== oak ==
// Lorenz3D
module Lorenz3D(
    clk,
    rst,
    seed_x,
    seed_y,
    seed_z,
    pinX,
    pinY,
    pinZ,
	serial_data,
    x,
    y,
    z
    );
For scale: about 8,300 cells after synthesis, ~200 I/O pins.
Settings: LEC_CHECK=0, CAP_MARGIN=20, CORE_MARGIN=2, CORE_UTILIZATION=72, CTS_CLUSTER_SIZE=90, MAX_ROUTING_LAYER=met4, PLACE_DENSITY_LB_ADDON=0.02, SETUP_SLACK_MARGIN=3.3, SLEW_MARGIN=20, TNS_END_PERCENT=40; clock period 11.3 ns.
run.sh (not shown) runs the stock make flow with config.mk's settings and CLKGATE_MAP_FILE=.
Ran to the end and failed final checks on negative setup slack: oak.
Inputs modified between oak and pine:
Settings: PLACE_DENSITY_LB_ADDON removed (was 0.02); SETUP_SLACK_MARGIN removed (was 3.3); CORE_UTILIZATION changed from 72 to 40; TNS_END_PERCENT removed (was 40); MAX_ROUTING_LAYER removed (was met4); CTS_CLUSTER_SIZE removed (was 90); the clock period (ns, I/O delays scaled along) changed from 11.3 to 14.1.
### Flow results
- pine reached the final stage; the timing, design-rule and antenna checks on its layout passed.
- Changes observed in pine relative to oak: clock buffer instance count of the final layout dropped 6, length of routed wiring on met1 climbed about 10%, pre-CTS setup slack climbed 1.16 ns, final area dropped 6.0%.
- Highest routed metal layer: met5 -> pine, met4 -> oak
- Relative to oak, the worst slew slack as a fraction of its limit of pine is lower by 0.93 points.
- Portion of the clock cycle consumed by the worst path in the final layout ends up higher on oak.
- Looking at register share of the cell area, pine sits above oak.
- When pine is measured against oak, its filler cell count turns out 12,600 higher.
Modified inputs, birch compared to pine
Settings: swapping 40 for 58 in CORE_UTILIZATION; swapping 14.1 for 13.2 in the clock period (ns, I/O delays scaled along).
Notes after the runs:
- The lower minimum clock period came out of birch.
- Compared with pine, birch shows a higher number of vias per cell after detailed routing.
- On post-route fraction of the period consumed by the critical path, birch tracks pine almost exactly.
- L1.z[1] as the launching element of the worst setup path was reported by birch, and L1.z[2] by pine.
- birch: number of stages on the worst hold path 1 above pine
- Count of filler cells inserted in the layout for birch: 7,301 down relative to pine
- Relative to pine, the wire length of birch is higher by 950 µm.
--- input diff birch..maple ---
Settings: SLEW_MARGIN now 10, was 20; CTS_CLUSTER_SIZE now 25, previously not set; MAX_ROUTING_LAYER now met4, previously not set; CORE_UTILIZATION now 70, was 58; the clock period (ns, I/O delays scaled along) now 8.83, was 13.2.
==> results <==
Diff birch -> maple: die area fell about 17%, slew at the pin with the worst max-slew slack rose 0.25 ns, total clock buffers created by CTS fell about 9%, clock buffer instance count of the final layout fell 5, area overhead of the layout relative to synthesis rose 14 points.
Summary: with birch as the reference, number of cells in the finished layout apart from fillers in maple moved up by a little under 10%.
Compared with birch, maple ends up with more cell area.
Of the two values seen for highest routing layer actually used, met4 was produced by maple and met5 by birch.
Complete run, failing final checks: maple, reason negative setup slack.
Non-clock buffer count (birch / maple): 0.27


Starting RTL as in the previous note.
Settings: LEC_CHECK=0, CAP_MARGIN=20, CORE_ASPECT_RATIO=1.03, CORE_MARGIN=2, CORE_UTILIZATION=40, GPL_TIMING_DRIVEN=0, MAX_ROUTING_LAYER=met4, MIN_ROUTING_LAYER=met1, SLEW_MARGIN=20; clock period 20.0 ns.
The first run completed without violations.
Rerun with:
- CORE_ASPECT_RATIO: 1.03 -> unset
- CORE_UTILIZATION: 40 -> 57
- GPL_TIMING_DRIVEN: 0 -> unset
- MAX_ROUTING_LAYER: met4 -> unset
- MIN_ROUTING_LAYER: met1 -> unset
- SETUP_SLACK_MARGIN: unset -> 3.75
- clock period: 20.0 -> 14.0 ns (I/O delays scaled with it)
Effect:
- The new run completed with no timing, DRC or antenna violations
- worst setup slack got worse by 0.93 ns
- hold slack is about the same
- critical path depth stays the same
- non-clock buffer count came out higher by 87
- final cell count drops by 6.2%
- fmax came out higher by 44%
- flip-flop count stays the same
- global-route usage climbs by 9.2 points


Setup of red:
The RTL this note starts from:
==> flow/design.v <==
`timescale 1ns / 1ps
module signed_mult(a , b , out);
    output [31:0] out;
    input signed [31:0] a;
    input signed [31:0] b;
    wire signed [63:0] mult_out;
    assign mult_out = a*b;
    assign out  = {mult_out[63] , mult_out[55:25]};
endmodule
`timescale 1ns / 1ps
module Lorenz(clk , rst , en , seed_x , seed_y , seed_z , x , y , z);
    wire signed [31:0] sigma = {7'b0001010 , 25'b0};  
    wire signed [31:0] beta = {7'b0000010 , 25'b1010101010101010101010101};  
    wire signed [31:0] rho = {7'b0011100 , 25'b0};  
    wire signed [31:0] scale = {7'b0000001 , 20'b10000000001010101010};
    wire signed [31:0] dt = {7'b0 , 20'b00000001000000000000};
    parameter signed [31:0] xo = {7'b1000001 , 25'b0};  
    parameter signed [31:0] yo = {7'b0 , 25'b0001100110011001100110011};  
    parameter signed [31:0] zo = {7'b0011001 , 25'b0};  
    input wire clk;
    input wire rst;
    input wire en;
    input wire signed [31:0] seed_x;
    input wire signed [31:0] seed_y;
    input wire signed [31:0] seed_z;
    output reg signed [31:0] x;
    output reg signed [31:0] y;
    output reg signed [31:0] z;
    reg signed [26:0] dx;
    reg signed [26:0] dy;
    reg signed [26:0] dz;
    wire signed [31:0] m1 , m2 , m3 , m4 , m5 , m6 , m7 , m8 , m9;
    signed_mult sm1 (.a(m1) , .b(sigma) , .out(m2));
    signed_mult sm2 (.a(m3) , .b(m4) , .out(m5));
    signed_mult sm3 (.a(m3) , .b(y) , .out(m6));
    signed_mult sm4 (.a(m7) , .b(beta) , .out(m8));
    assign m1 = (y - x) >>> 8;
    assign m3 = x >>> 8;
    assign m4 = rho - z;
    assign m7 = z >>> 8;
    assign m9 = (y >>> 8);
    always@(posedge clk)
    begin
        if (rst)
        begin
            x <= seed_x;
            y <= seed_y;
            z <= seed_z;
        end
        else if (en)
        begin
            x <= x + m2;
            y <= y + m5 - m9;
            z <= z + m6 - m8;
        end
    end
endmodule
`timescale 1ns / 1ps
module Slowclock(
    input clk,
    input rst,
    output slowclock,
    output slowclock_rise
    );
    reg [25:0] counter;
    reg clockout;
    always@(posedge clk)
    begin
        if (rst)
        begin
            counter <= 0;
            clockout <= 0;
        end
        else if( counter == 1)
        begin
            clockout <= !clockout;        
            counter <= 0;
        end
        else
            counter <= counter + 1;
    end
    assign slowclock = clockout;
    assign slowclock_rise = (counter == 1) && !clockout;
endmodule
`timescale 1ns / 1ps
module UART_Tx1
    #(parameter CLKS_PER_BIT = 435)
    (
        input clk,
        input rst,
        input Tx_s,
        input [7:0] Tx_Data,
        output Tx_Active,
        output reg Tx_serial_out,
        output Tx_Done
    );
    localparam TX_IDLE = 3'b000;
    localparam TX_START_BIT = 3'b001;
    localparam TX_DATA_SEND = 3'b010;
    localparam TX_STOP = 3'b011;
    localparam TX_CLEAN = 3'b100;
    reg [2:0] MAIN_STATE;
    reg [9:0] clk_count;
    reg [2:0] Bit_Index;
    reg [7:0] Send_Data;
    reg       Done;
    reg       Active;
    always@(posedge clk)
    begin
        if (rst)
        begin
            MAIN_STATE <= TX_IDLE;
            clk_count <= 0;
            Bit_Index <= 0;
            Send_Data <= 0;
            Done <= 1'b0;
            Active <= 1'b0;
            Tx_serial_out <= 1'b1;
        end
        else
        case(MAIN_STATE)
            TX_IDLE:
                begin
                    Tx_serial_out <= 1'b1;
                    Done <= 1'b0;
                    clk_count <= 1'b0;
                    Bit_Index <= 1'b0;
                    if(Tx_s == 1'b1)
                        begin
                            Active <= 1'b1;
                            Send_Data <= Tx_Data;
                            MAIN_STATE <= TX_START_BIT;
                        end
                     else
                        MAIN_STATE <= TX_IDLE;
                end
            TX_START_BIT:
                begin
                    Tx_serial_out <= 1'b0;
                    if(clk_count < CLKS_PER_BIT - 1)
                        begin
                            clk_count <= clk_count + 1;
                            MAIN_STATE <= TX_START_BIT;
                        end
                    else
                        begin    
                            clk_count <= 1'b0;
                            MAIN_STATE <= TX_DATA_SEND;
                        end
                end       
            TX_DATA_SEND:
                begin
                    Tx_serial_out <= Send_Data[Bit_Index];
                    if(clk_count < CLKS_PER_BIT - 1)
                        begin
                            clk_count <= clk_count + 1;
                            MAIN_STATE <= TX_DATA_SEND;
                        end
                    else
                        begin
                            clk_count <= 1'b0;
                            if(Bit_Index < 7)
                                begin
                                    Bit_Index <= Bit_Index + 1;
                                    MAIN_STATE <= TX_DATA_SEND;
                                end
                            else
                                begin
                                    Bit_Index <= 1'b0;
                                    MAIN_STATE <= TX_STOP;
                                end
                        end
                end
            TX_STOP:
                begin
                    Tx_serial_out <= 1'b1;
                    if(clk_count < CLKS_PER_BIT - 1)
                        begin
                            clk_count <= clk_count + 1;
                            MAIN_STATE <= TX_STOP;
                        end
                    else
                        begin
                            Done <= 1'b1;
                            clk_count <= 1'b0;
                            MAIN_STATE <= TX_CLEAN;
                            Active <= 1'b0;
                        end    
                end
            TX_CLEAN:
                begin
                    Done <= 1'b1;
                    MAIN_STATE <= TX_IDLE;
                end
            default:
                MAIN_STATE <= TX_IDLE;    
        endcase
    end
    assign Tx_Active = Active;
    assign Tx_Done = Done;
endmodule
`timescale 1ns / 1ps
module delta_sigma_dac(clk, rst, PWM_in, PWM_out);
input wire clk;
input wire rst;
input wire [15:0] PWM_in;
output reg PWM_out;
reg [16:0] PWM_accumulator;
wire [16:0] PWM_sum = PWM_accumulator + PWM_in;
always @(posedge clk) 
begin
     if (rst)
     begin
          PWM_accumulator <= 0;
          PWM_out <= 0;
     end
     else
     begin
          PWM_out <= PWM_sum[16];
          PWM_accumulator <= {1'b0, PWM_sum[15:0]};
     end
end 
endmodule
`timescale 1ns / 1ps
module Lorenz3D(
    clk,
    rst,
    seed_x,
    seed_y,
    seed_z,
    pinX,
    pinY,
    pinZ,
	serial_data,
    x,
    y,
    z
    );
	input wire clk;
    input wire rst;
    input wire [31:0] seed_x;
    input wire [31:0] seed_y;
    input wire [31:0] seed_z;
    output wire pinX;
    output wire pinY;
    output wire pinZ;
    output wire serial_data;
    output wire [31:0] x;
    output wire [31:0] y;
    output wire [31:0] z;
    reg [2:0] i;
    wire [7:0] inputdata;
    wire       done_bit;
    reg        start;
    wire       active;
    wire       out_serial;
    reg        triger;
    reg [3:0] count;
	wire signed [31:0] xm , ym , zm;
	wire signed [31:0] scale = {7'b0001001 , 25'b0000001111010111000010100};
	reg [31:0] key; 
	reg [2:0]  i_n;
	reg        start_n;
	reg        triger_n;
	reg [31:0] key_n;
	wire slowclock;
	wire slowclock_rise;
	Slowclock clock ( .clk(clk), .rst(rst), .slowclock(slowclock), .slowclock_rise(slowclock_rise));
    Lorenz  L1(
     .clk(clk),
     .rst(rst),
     .en(slowclock_rise),
     .seed_x(seed_x),
     .seed_y(seed_y),
     .seed_z(seed_z),
     .x(x),
     .y(y),
     .z(z)
    );
	UART_Tx1  #(435) U1 ( .clk(clk), .rst(rst), .Tx_s(start), .Tx_Data(inputdata), .Tx_Active(active),  .Tx_serial_out(out_serial), .Tx_Done(done_bit));
	always@(posedge clk)
    begin
        i_n = i;
        start_n = start;
        triger_n = triger;
        key_n = key;
        if(done_bit == 1'b1)
        begin
            i_n = i_n + 1;
        end
        if( i_n == 3'b000 && triger_n == 1'b1)
        begin
            key_n = x;            
            start_n = 1;
            triger_n = 0;
        end
        if(i_n == 3'b100)
        begin
            i_n = 0;
            triger_n = 1;
        end
        if (rst)
        begin
            i <= 0;
            start <= 0;
            triger <= 1;
        end
        else
        begin
            i <= i_n;
            start <= start_n;
            triger <= triger_n;
            key <= key_n;
        end
    end
	delta_sigma_dac d1 (.clk(clk), .rst(rst), .PWM_in(x[31:9]), .PWM_out(pinX));
    delta_sigma_dac d2 (.clk(clk), .rst(rst), .PWM_in(y[31:9]), .PWM_out(pinY));
	delta_sigma_dac d3 (.clk(clk), .rst(rst), .PWM_in(z[31:9]), .PWM_out(pinZ));
	signed_mult sm1 (.a(x) , .b(scale) , .out(xm));
	signed_mult sm2 (.a(y) , .b(scale) , .out(ym));
	signed_mult sm3 (.a(z) , .b(scale) , .out(zm));
	assign serial_data = out_serial;
    assign inputdata = key[((i + 1) * 8 - 1) -: 8];
endmodule
clock: 7.84 ns
lec_check: 0
abc_area: 1
cap_margin: 20
core_aspect_ratio: 0.5
core_margin: 2
core_utilization: 72
cts_cluster_diameter: 370
cts_cluster_size: 98
place_density: 0.36
setup_slack_margin: -0.75
slew_margin: 20
red: GRT-0116 in global routing (5_1_grt) -> run aborted
--- input diff red..blue ---
Settings: CORE_UTILIZATION changed from 72 to 71; PLACE_DENSITY removed (was 0.36); CTS_CLUSTER_SIZE changed from 98 to 47; SETUP_SLACK_MARGIN removed (was -0.75); ABC_AREA removed (was 1); CTS_CLUSTER_DIAMETER removed (was 370); CORE_ASPECT_RATIO removed (was 0.5); the clock period (ns, I/O delays scaled along) changed from 7.84 to 15.7.
Notes after the runs:
Taking red as the reference, in blue height of the die shows an increase of about 34%, simple-gate area share of the yosys netlist has decreased, number of buffers added by the clock tree synthesis step now sits higher, row count shows an increase of about 35%, die outline width saw a decrease. blue against red; synthesized cell count is down by more than a quarter. Compared with red, blue shows total cell area reported by yosys after synthesis that has gone down by more than 10%. Changes observed in blue relative to red: fraction of synthesized area in multiplexers picked up an extra 0.35 points; synthesized area shows a reduction of 10%; average cell area after synthesis went up. Both conditions hold for blue: the flow ran to the end and the final layout passed the timing, design-rule and antenna checks. red is listed as incomplete: the tool reported an error in global routing (5_1_grt) and the run ended there.
diff inputs: blue => green
Settings: CTS_CLUSTER_SIZE changed from 47 to 39; SETUP_SLACK_MARGIN newly set to 3.28; CTS_CLUSTER_DIAMETER newly set to 41; CORE_UTILIZATION changed from 71 to 72; PLACE_DENSITY newly set to 0.73; the clock period (ns, I/O delays scaled along) changed from 15.7 to 13.2.
## What came out
- Changes observed in green relative to blue: global router's overall resource usage climbed 0.37 points, first-iteration DRC count lower.
- green against blue: global-route wire length before repair closely matched the old numbers, hold slack shows an increase of 14 ps, final worst setup slack has increased, number of buffers created by CTS grew by 17.
- The adder-cell area share of the yosys netlist was comparable across green and blue.
- Summary: with blue as the reference, critical path depth in green moved up by a little under 10%.
- blue → green: post-route clock period utilization shrank by 4.5 points, post-route minimum period saw a decrease.
Edits applied to the flow inputs when going from green to orange:
Settings: PLACE_DENSITY removed (was 0.73); CTS_CLUSTER_SIZE removed (was 39); SETUP_SLACK_MARGIN removed (was 3.28); MAX_ROUTING_LAYER newly set to met4; CTS_CLUSTER_DIAMETER removed (was 41); CORE_UTILIZATION changed from 72 to 70; the clock period (ns, I/O delays scaled along) changed from 13.2 to 9.5.
## What came out
Compared with green, in orange count of placed standard cells in the final layout, fillers left out rose about 7%.
Wire: orange routes more than green
Post-layout period usage of the worst path for orange is higher than for green.
The highest routing layer actually used comes out met5 in one run and met4 in the other, namely in green and orange respectively.
The summed area of non-filler cells in the final layout reported for orange is greater than that of green by 4.6%.
Average vias per placed instance of orange falls short of that of green by a few percent.
Per the comparison of orange with green, reg-to-reg setup timing slack went down by 3300 ps, worst setup slack now sits lower.
Final checks on orange, whose flow otherwise completed, came back failing, citing setup timing.
